## run 1
==> flow/design.v (excerpt) <==
module top_module(
    input  wire        clkr,
    input  wire        rst,
    input  wire        rxr,
    input  wire [4:0]  btnr,
    output wire        spr,
    output wire [7:0]  hr,
    output wire [7:0]  mr,
    output wire [4:0]  date,
    output wire [4:0]  month,
    output wire [7:0]  year,
    output wire [6:0]  seg,
    output wire [3:0]  an,
    output wire        dp
);
    reg [4:0] btnr_prev;
    reg [4:0] btnr_sync;
    wire btn_time_edge;
    wire btn_date_edge;
    wire btn_stopwatch;
    wire btn_sw_reset;       
    wire btn_sw_startstop;   
    always @(posedge clkr) begin
        if (rst) begin
            btnr_sync <= 5'b0;
            btnr_prev <= 5'b0;
        end else begin
            btnr_sync <= btnr;
            btnr_prev <= btnr_sync;
        end
    end
    assign btn_time_edge = btnr_sync[0] && !btnr_prev[0];
    assign btn_date_edge = btnr_sync[1] && !btnr_prev[1];
    assign btn_stopwatch = btnr_sync[2];   
    assign btn_sw_reset = btnr_sync[3] && !btnr_prev[3];      
    assign btn_sw_startstop = btnr_sync[4] && !btnr_prev[4];  
    reg tx_start;
    reg [7:0] tx_data;
    wire tx_busy;
    wire tx_out;
    uart_tx #(
        .BAUD_RATE(9600),
        .CLOCK_FREQ(153_600)
    ) uart_tx_inst (
        .clk(clkr),
        .rst(rst),
        .tx_start(tx_start),
        .tx_data(tx_data),
        .tx(tx_out),
        .tx_busy(tx_busy)
    );
  ...
Settings: LEC_CHECK=0, ABC_AREA=0, CAP_MARGIN=20, CELL_PAD_IN_SITES_GLOBAL_PLACEMENT=0, CORE_MARGIN=2, CORE_UTILIZATION=70, GPL_ROUTABILITY_DRIVEN=1, GPL_TIMING_DRIVEN=1, HOLD_SLACK_MARGIN=-0.09, SLEW_MARGIN=25, TNS_END_PERCENT=60; clock period 5.94 ns.
run.sh (not shown) runs the stock make flow with config.mk's settings and CLKGATE_MAP_FILE=.
| run 1 | all stages done | FAIL | negative setup slack |
--- input diff run 1..run 2 ---
- removing ABC_AREA (formerly 0)
- changing SLEW_MARGIN from 25 to 20
- removing HOLD_SLACK_MARGIN (formerly -0.09)
- setting CTS_CLUSTER_SIZE to 35 for the first time
- removing GPL_TIMING_DRIVEN (formerly 1)
- removing TNS_END_PERCENT (formerly 60)
- removing CELL_PAD_IN_SITES_GLOBAL_PLACEMENT (formerly 0)
- removing GPL_ROUTABILITY_DRIVEN (formerly 1)
- changing the clock period (ns, I/O delays scaled along) from 5.94 to 8.14
Results
Run 2: global-route wire length before repair is 11% lower than what run 1 reported. In summary, run 2 completed successfully, with a layout that passed the timing, DRC and antenna checks. After detailed routing, run 1 needs more wire than run 2. Cmp run 2 vs run 1: routed length on met3 lower in run 2. Run 2 ends up with lower worst hold slack than run 1 does.
Modified inputs, run 3 compared to run 2
- an added ABC_AREA of 1
- a deleted CTS_CLUSTER_SIZE that had been 35
- a change of CORE_UTILIZATION from 70 to 65
- a change of the clock period (ns, I/O delays scaled along) from 8.14 to 4.92
==> comparison <==
Among run 3 and run 2, a clean, completed layout was produced by run 2 alone. STATUS run=run 3 STAGES=ALL_DONE FINAL_CHECKS=FAILED CAUSE=negative setup slack. For instance count after placement with tap cells included, dividing the value from run 3 by the value from run 2 gives 1.3. Between run 2 and run 3, routed wire length increased. | depth of the critical timing path with buffers and inverters included | run 3 vs run 2 | 82% higher |. On adder-cell share of the synthesized area, run 3 and run 2 are basically level.
Relative to run 3, the following input files were edited for run 4:
- PLACE_DENSITY newly set to 0.78
- CORE_UTILIZATION changed from 65 to 72
- the clock period (ns, I/O delays scaled along) changed from 4.92 to 5.7
Findings:
To summarise run 4: no stage aborted, but the layout did not pass its checks, failing on negative setup slack. Run 4 — global-route usage 8.5 points higher, run 3 as reference. From run 4 to run 3, total nets after synthesis did not move at all. [compare] base=run 3 new=run 4: worst clock skew went down, number of cell instances on the worst register-to-register path stayed essentially flat. Relative to run 3, the fraction of power spent switching nets of run 4 is higher by 5.5 points. Logic gate share of total power (run 4 over run 3): increase, 4.4 points. On per-instance average area after synthesis, run 4 and run 3 are neck and neck. Clock distribution power down about 6% in run 4 wrt run 3. Compared with run 3, run 4 improves total die size. Compared with run 3, run 4 degrades first-pass GRT wire length. Total power, run 4 vs run 3: down by a few percent.

Starting RTL as in the previous note.
==> flow/config.mk <==
export PLATFORM = sky130hd
export DESIGN_NAME = top_module
export DESIGN_NICKNAME = top_module
export VERILOG_FILES = /design/flow/design.v
export SDC_FILE = /design/flow/constraint.sdc
export NUM_CORES = 4
export LEC_CHECK = 0
export ABC_AREA = 1
export CAP_MARGIN = 20
export CORE_ASPECT_RATIO = 0.5
export CORE_MARGIN = 2
export CORE_UTILIZATION = 72
export CTS_CLUSTER_DIAMETER = 344
export CTS_CLUSTER_SIZE = 97
export HOLD_SLACK_MARGIN = 0.29
export PLACE_DENSITY = 0.39
export SETUP_SLACK_MARGIN = 2.17
export SLEW_MARGIN = 20
export TNS_END_PERCENT = 5
==> flow/constraint.sdc <==
create_clock -name core_clock -period 7.43 [get_ports {clkr}]
set_input_delay 1.4860 -clock core_clock [delete_from_list [all_inputs] [get_ports {clkr}]]
set_output_delay 1.4860 -clock core_clock [all_outputs]
set_load 0.01 [all_outputs]
The first run finished but failed the layout checks on setup timing.
Next try:
==> flow/config.mk (replaced) <==
export PLATFORM = sky130hd
export DESIGN_NAME = top_module
export DESIGN_NICKNAME = top_module
export VERILOG_FILES = /design/flow/design.v
export SDC_FILE = /design/flow/constraint.sdc
export NUM_CORES = 4
export LEC_CHECK = 0
export ABC_AREA = 1
export CAP_MARGIN = 20
export CORE_MARGIN = 2
export CORE_UTILIZATION = 72
export CTS_CLUSTER_SIZE = 73
export PLACE_DENSITY = 0.35
export SLEW_MARGIN = 20
==> flow/constraint.sdc (replaced) <==
create_clock -name core_clock -period 5.72 [get_ports {clkr}]
set_input_delay 1.1440 -clock core_clock [delete_from_list [all_inputs] [get_ports {clkr}]]
set_output_delay 1.1440 -clock core_clock [all_outputs]
set_load 0.01 [all_outputs]
Effect: The new run ran to the end with violations: setup timing. Worst setup slack degrades by 0.96 ns. Utilization came out higher by 1.2 points. Sequential share of layout area hardly moves. Non-clock buffer count is higher by 20. Synthesized area stays the same. Power rose by 23%. Via count came out lower by 0.80%. Die area falls by 0.39%.
Next try:
--- a/flow/config.mk
+++ b/flow/config.mk
@@ -10,5 +10,3 @@
 export CORE_MARGIN = 2
-export CORE_UTILIZATION = 72
-export CTS_CLUSTER_SIZE = 73
-export PLACE_DENSITY = 0.35
+export CORE_UTILIZATION = 65
 export SLEW_MARGIN = 20
==> flow/constraint.sdc (replaced) <==
create_clock -name core_clock -period 4.95 [get_ports {clkr}]
set_input_delay 0.9900 -clock core_clock [delete_from_list [all_inputs] [get_ports {clkr}]]
set_output_delay 0.9900 -clock core_clock [all_outputs]
set_load 0.01 [all_outputs]
The changed run completed, yet does not pass: setup timing.
Total power rose by about a fifth.
Clock skew barely changes.
Via count fell by a few percent.
Cell count rose by a few percent.
No activity file was given, so power comes from the tool's default toggle rates.
